## north
// tpumac
module tpumac
 #(parameter BITS_AB=8,
   parameter BITS_C=16)
  (
   input clk, rst_n, WrEn, en,
   input signed [BITS_AB-1:0] Ain,
   input signed [BITS_AB-1:0] Bin,
   input signed [BITS_C-1:0] Cin,
   output reg signed [BITS_AB-1:0] Aout,
   output reg signed [BITS_AB-1:0] Bout,
   output reg signed [BITS_C-1:0] Cout
  );
Size in the first run: ~570 cells after synthesis, about 68 I/O pins, ~4500 um^2 of cells after synthesis.
export LEC_CHECK = 0
export ABC_AREA = 1
export CAP_MARGIN = 20
export CELL_PAD_IN_SITES_GLOBAL_PLACEMENT = 3
export CORE_MARGIN = 5
export CORE_UTILIZATION = 29
export CTS_CLUSTER_SIZE = 75
export GPL_ROUTABILITY_DRIVEN = 0
export MAX_ROUTING_LAYER = met4
export MIN_ROUTING_LAYER = met1
export SLEW_MARGIN = 0
export TNS_END_PERCENT = 65
create_clock -name core_clock -period 4.94 [get_ports {clk}]
run.sh (not shown) runs the stock make flow with config.mk's settings and CLKGATE_MAP_FILE=.
diff inputs: north => south
==> flow/config.mk <==
export PLATFORM = sky130hd
export DESIGN_NAME = tpumac
export DESIGN_NICKNAME = tpumac
export VERILOG_FILES = /design/flow/design.v
export SDC_FILE = /design/flow/constraint.sdc
export NUM_CORES = 4
export LEC_CHECK = 0
export CAP_MARGIN = 20
export CORE_MARGIN = 2
export CORE_UTILIZATION = 65
export CTS_CLUSTER_DIAMETER = 27
export SLEW_MARGIN = 20
==> flow/constraint.sdc <==
create_clock -name core_clock -period 5.2 [get_ports {clk}]
set_input_delay 1.0400 -clock core_clock [delete_from_list [all_inputs] [get_ports {clk}]]
set_output_delay 1.0400 -clock core_clock [all_outputs]
set_load 0.01 [all_outputs]
Results
Looking at cell area after layout, south sits 13% lower than north does.
Going from north to south, the synthesized area was found to have gone down by about 6.4%.
From north to south the numbers moved as follows: data required time of the worst path went up, area growth from synthesis to layout -10 points, synthesized instance count lower, first-pass GRT wire length -5.4 mm.
Count of unique library cells instantiated by Yosys: south vs north up about 3%

* * *

gamma:
tpumac again, from the RTL that the note above started with.
make LEC_CHECK=0 CAP_MARGIN=20 CORE_MARGIN=2 CORE_UTILIZATION=72 PLACE_DENSITY_LB_ADDON=0.24 SETUP_SLACK_MARGIN=-0.4 SLEW_MARGIN=20 finish   # period 4.46 ns
What ended gamma was a tool error in clock tree synthesis (4_1_cts); the run never finished.
The following lists how delta was set up differently from gamma:
Settings: CTS_CLUSTER_DIAMETER now 43, previously not set; SETUP_SLACK_MARGIN no longer set, was -0.4; CORE_UTILIZATION now 64, was 72; PLACE_DENSITY_LB_ADDON no longer set, was 0.24; the clock period (ns, I/O delays scaled along) now 4.95, was 4.46.
## What came out
- Relative to gamma, initial core utilization has gone down in delta.
- delta vs. gamma: post-DP HPWL went down by about 30%, site row count now larger, die size up about 12%.
- Comparing delta against gamma, there is no change at all in total standard cell area after synthesis.
- delta finished all stages; however, its layout fails the closing checks, the failures being setup timing.
- Diff gamma..delta | unique cell type count in the Yosys netlist | unchanged
- Taking delta as 1.0, gamma lands at 0.946 on height of the die.
- In the reports for gamma and delta, the smaller placeable core region belongs to gamma.
- Cell count after placement essentially unchanged between gamma and delta.
- There was hardly any difference in async set or reset register ratio after synthesis between gamma and delta.

* * *

run 1:
tpumac again, from the RTL that the note above started with.
Design tpumac, start of the top module:
module tpumac
 #(parameter BITS_AB=8,
   parameter BITS_C=16)
  (
   input clk, rst_n, WrEn, en,
   input signed [BITS_AB-1:0] Ain,
   input signed [BITS_AB-1:0] Bin,
   input signed [BITS_C-1:0] Cin,
   output reg signed [BITS_AB-1:0] Aout,
   output reg signed [BITS_AB-1:0] Bout,
   output reg signed [BITS_C-1:0] Cout
  );
  reg signed [BITS_C-1:0] Mult;
  reg [BITS_C-1:0] Adder, CMux;
  assign Mult = Ain * Bin;
  assign Adder = Mult + Cout;
  assign CMux = WrEn ? Cin : Adder;
  always@(posedge clk, negedge rst_n) begin
	if (!rst_n) begin
		Aout <= '0;
		Bout <= '0;
		Cout <= '0;
	end
	else if (en) begin
		Aout <= Ain;
		Bout <= Bin;
		Cout <= CMux;
	end
  end
endmodule
clock: 1.79 ns
lec_check: 0
abc_area: 1
cap_margin: 20
core_margin: 2
core_utilization: 71
setup_slack_margin: 0.27
slew_margin: 20
Run status, run 1: aborted in detailed placement (3_5_place_dp), error DPL-0033
What run 2 does differently from run 1 at the input level:
- CTS_CLUSTER_SIZE now 97, previously not set
- CORE_UTILIZATION now 72, was 71
- SETUP_SLACK_MARGIN no longer set, was 0.27
- the clock period (ns, I/O delays scaled along) now 4.93, was 1.79
Run 2 did not run to completion, as it errored out during clock tree synthesis (4_1_cts). Core utilization at floorplan: lower on run 1. Area of the synthesized netlist per yosys stat: run 1 vs run 2 identical. Run 2: die outline height about 0.7% below run 1. For the die area, run 2 came in 92 µm² lower than run 1 did.
What run 3 does differently from run 2 at the input level:
- clearing ABC_AREA, which used to be 1
- putting SETUP_SLACK_MARGIN at -0.39 where nothing was set
- putting PLACE_DENSITY_LB_ADDON at 0.24 where nothing was set
- clearing CTS_CLUSTER_SIZE, which used to be 97
- swapping 4.93 for 4.46 in the clock period (ns, I/O delays scaled along)
## What came out
- ~same floorplan-stage core utilization in run 2 and run 3
- Number of standard cells reported by yosys: run 3 vs run 2 down 28%
- Run 3 ended with less standard-cell row count than run 2.
- Relative to run 2, synthesized netlist net count has gone down in run 3.
- Run 3: area after synthesis is 6.4% lower than what run 2 reported.
- Comparing run 2 and run 3, die area is higher on run 2.
- When the final numbers for run 2 and run 3 were put side by side, the chip width turned out to be smaller in run 3.
- Run 3 did not run to completion, as it errored out during clock tree synthesis (4_1_cts).
- Re cell count after placement: run 2 and run 3 aren't equal, and the higher value belongs to run 2.
Edits applied to the flow inputs when going from run 3 to run 4:
- swapping 72 for 40 in CORE_UTILIZATION
- clearing PLACE_DENSITY_LB_ADDON, which used to be 0.24
- clearing SETUP_SLACK_MARGIN, which used to be -0.39
- swapping 4.46 for 5.2 in the clock period (ns, I/O delays scaled along)
==> results <==
As of run 4, cell count after placement had risen by more than 10% compared to run 3.
Compared with run 3, in run 4 final weighted congestion in routability-driven placement now smaller; floorplan die height shows an increase of 32%.
Diff run 3..run 4 | number of distinct standard cells referenced by the synthesized netlist | unchanged
Run 3: it failed with a tool error in clock tree synthesis (4_1_cts), so there are no final results.
Looking at the reports, run 4 completed the entire flow and the layout it produced met the timing, DRC and antenna checks.
Compared with run 3, run 4 shows a higher placeable core region.
The inputs of run 5 differ from those of run 4 as listed below.
- CTS_CLUSTER_DIAMETER: unset -> 388
- SETUP_SLACK_MARGIN: unset -> -0.22
- CTS_CLUSTER_SIZE: unset -> 100
--- outcome ---
[compare] base=run 4 new=run 5: number of vias per cell after detailed routing level; biggest fanout along the worst timing path moved down; post-synthesis average cell area level; global-route wire length before repair moved up.
Across run 4 and run 5, a clean result was obtained everywhere but in run 5.
For global-route usage over all layers, run 5 and run 4 come out practically identical.

* * *

lane 1:
Starting RTL as in the previous note.
export LEC_CHECK = 0
export CAP_MARGIN = 20
export CORE_MARGIN = 2
export CORE_UTILIZATION = 72
export CTS_CLUSTER_DIAMETER = 27
export CTS_CLUSTER_SIZE = 25
export PLACE_DENSITY_LB_ADDON = 0.26
export SLEW_MARGIN = 20
create_clock -name core_clock -period 4.95 [get_ports {clk}]
Lane 1 did not finish; a tool error ended it in clock tree synthesis.
Input changes introduced in lane 2 (baseline for comparison: lane 1):
Settings: CTS_CLUSTER_DIAMETER: 27 -> 43; CORE_UTILIZATION: 72 -> 70.
Lane 2: GRT-0116 in global routing -> run aborted
Between lane 1 and lane 2, the total cell area at the placement stage figures differ only marginally.
Sort lane 2 and lane 1 by vertical die dimension desc -> top: lane 2
Lower overall die width goes to lane 1 over lane 2.
NOTE core outline area lane 1->lane 2 increased by a few percent
As far as instance count of the mapped netlist goes, lane 1 and lane 2 are indistinguishable; the numbers are identical.
Lane 1 -> lane 2: average size of a mapped cell delta 0, exact match
Compared to lane 1, lane 2 was floorplanned on a bigger die.
Number of placement rows was higher in lane 2 than in lane 1.
Re synthesized area: no difference whatsoever between lane 1 and lane 2.
Relative to lane 2, the following input files were edited for lane 3:
Settings: CORE_UTILIZATION: 70 -> 63; CTS_CLUSTER_DIAMETER: 43 -> 27; PLACE_DENSITY_LB_ADDON: 0.26 -> unset; CTS_CLUSTER_SIZE: 25 -> unset.
==> comparison <==
Finished, but not clean: lane 3, with setup timing.
The vertical die dimension in lane 3 was higher than what lane 2 gave.
Diff lane 2..lane 3 | buffer depth of the longest clock path | unchanged
Reported for lane 3 and lane 2, synthesized cell count turned out identical to the last digit.
Lane 3 against lane 2: placer congestion estimate lost about 3%; placeable core region climbed 540 sq um.
[compare] base=lane 2 new=lane 3: cell area after placement has remained practically unchanged; pre-CTS worst setup slack has increased; buffers inserted during post-CTS setup optimization has decreased.
#### Input delta (lane 4 over lane 3)
Settings: CTS_CLUSTER_SIZE newly set to 74; CORE_UTILIZATION changed from 63 to 68; ABC_AREA newly set to 1.
--- outcome ---
Status(lane 4) = ERROR, stage = global routing. Between lane 3 and lane 4, synthesized area divided by synthesized cell count is higher for lane 3, lane 4 comes in under that. Compared with lane 3, lane 4 shows cell count listed in synth_stat.txt that has gone up by more than a quarter. The lower basic-gate share of the synthesized area counting and, or, nand and nor cells came out of lane 3. Comparing lane 4 against lane 3, there is no change at all in count of clock tree sinks. Post-synth area from yosys stat (lane 4 vs. lane 3) increases by a few percent. Count of mapped cells out of synthesis (lane 4 over lane 3): increase, about 40%. Lane 4 gives more routability congestion estimate than lane 3 did. Delta(share of synthesized cell area in full adder, half adder and majority cells, lane 4 - lane 3) < 0. When lane 4 is set beside lane 3, its number of buffers inserted by post-CTS setup repair turns out to be 3 smaller. Going from lane 3 to lane 4, number of different library cells in the post-synthesis netlist now sits lower; area of the core decreased 0.57%.
Relative to lane 4, the following input files were edited for lane 5:
Settings: ABC_AREA removed (was 1); CTS_CLUSTER_SIZE changed from 74 to 25; CORE_UTILIZATION changed from 68 to 72; PLACE_DENSITY_LB_ADDON newly set to 0.25; CTS_CLUSTER_DIAMETER changed from 27 to 43.
## What came out
Lane 5 never completed; the flow aborted with a tool error in clock tree synthesis. Min y dimension of the die across lane 4 and lane 5: lane 5. In the metrics for lane 4 and lane 5, the one carrying the lower share of the yosys chip area belonging to registers is lane 4. Diff lane 4 -> lane 5: post-synth area from yosys stat went down by 6.4%; total standard cell area after synthesis saw a decrease; cell count listed in synth_stat.txt -159; cell count after placement lower.
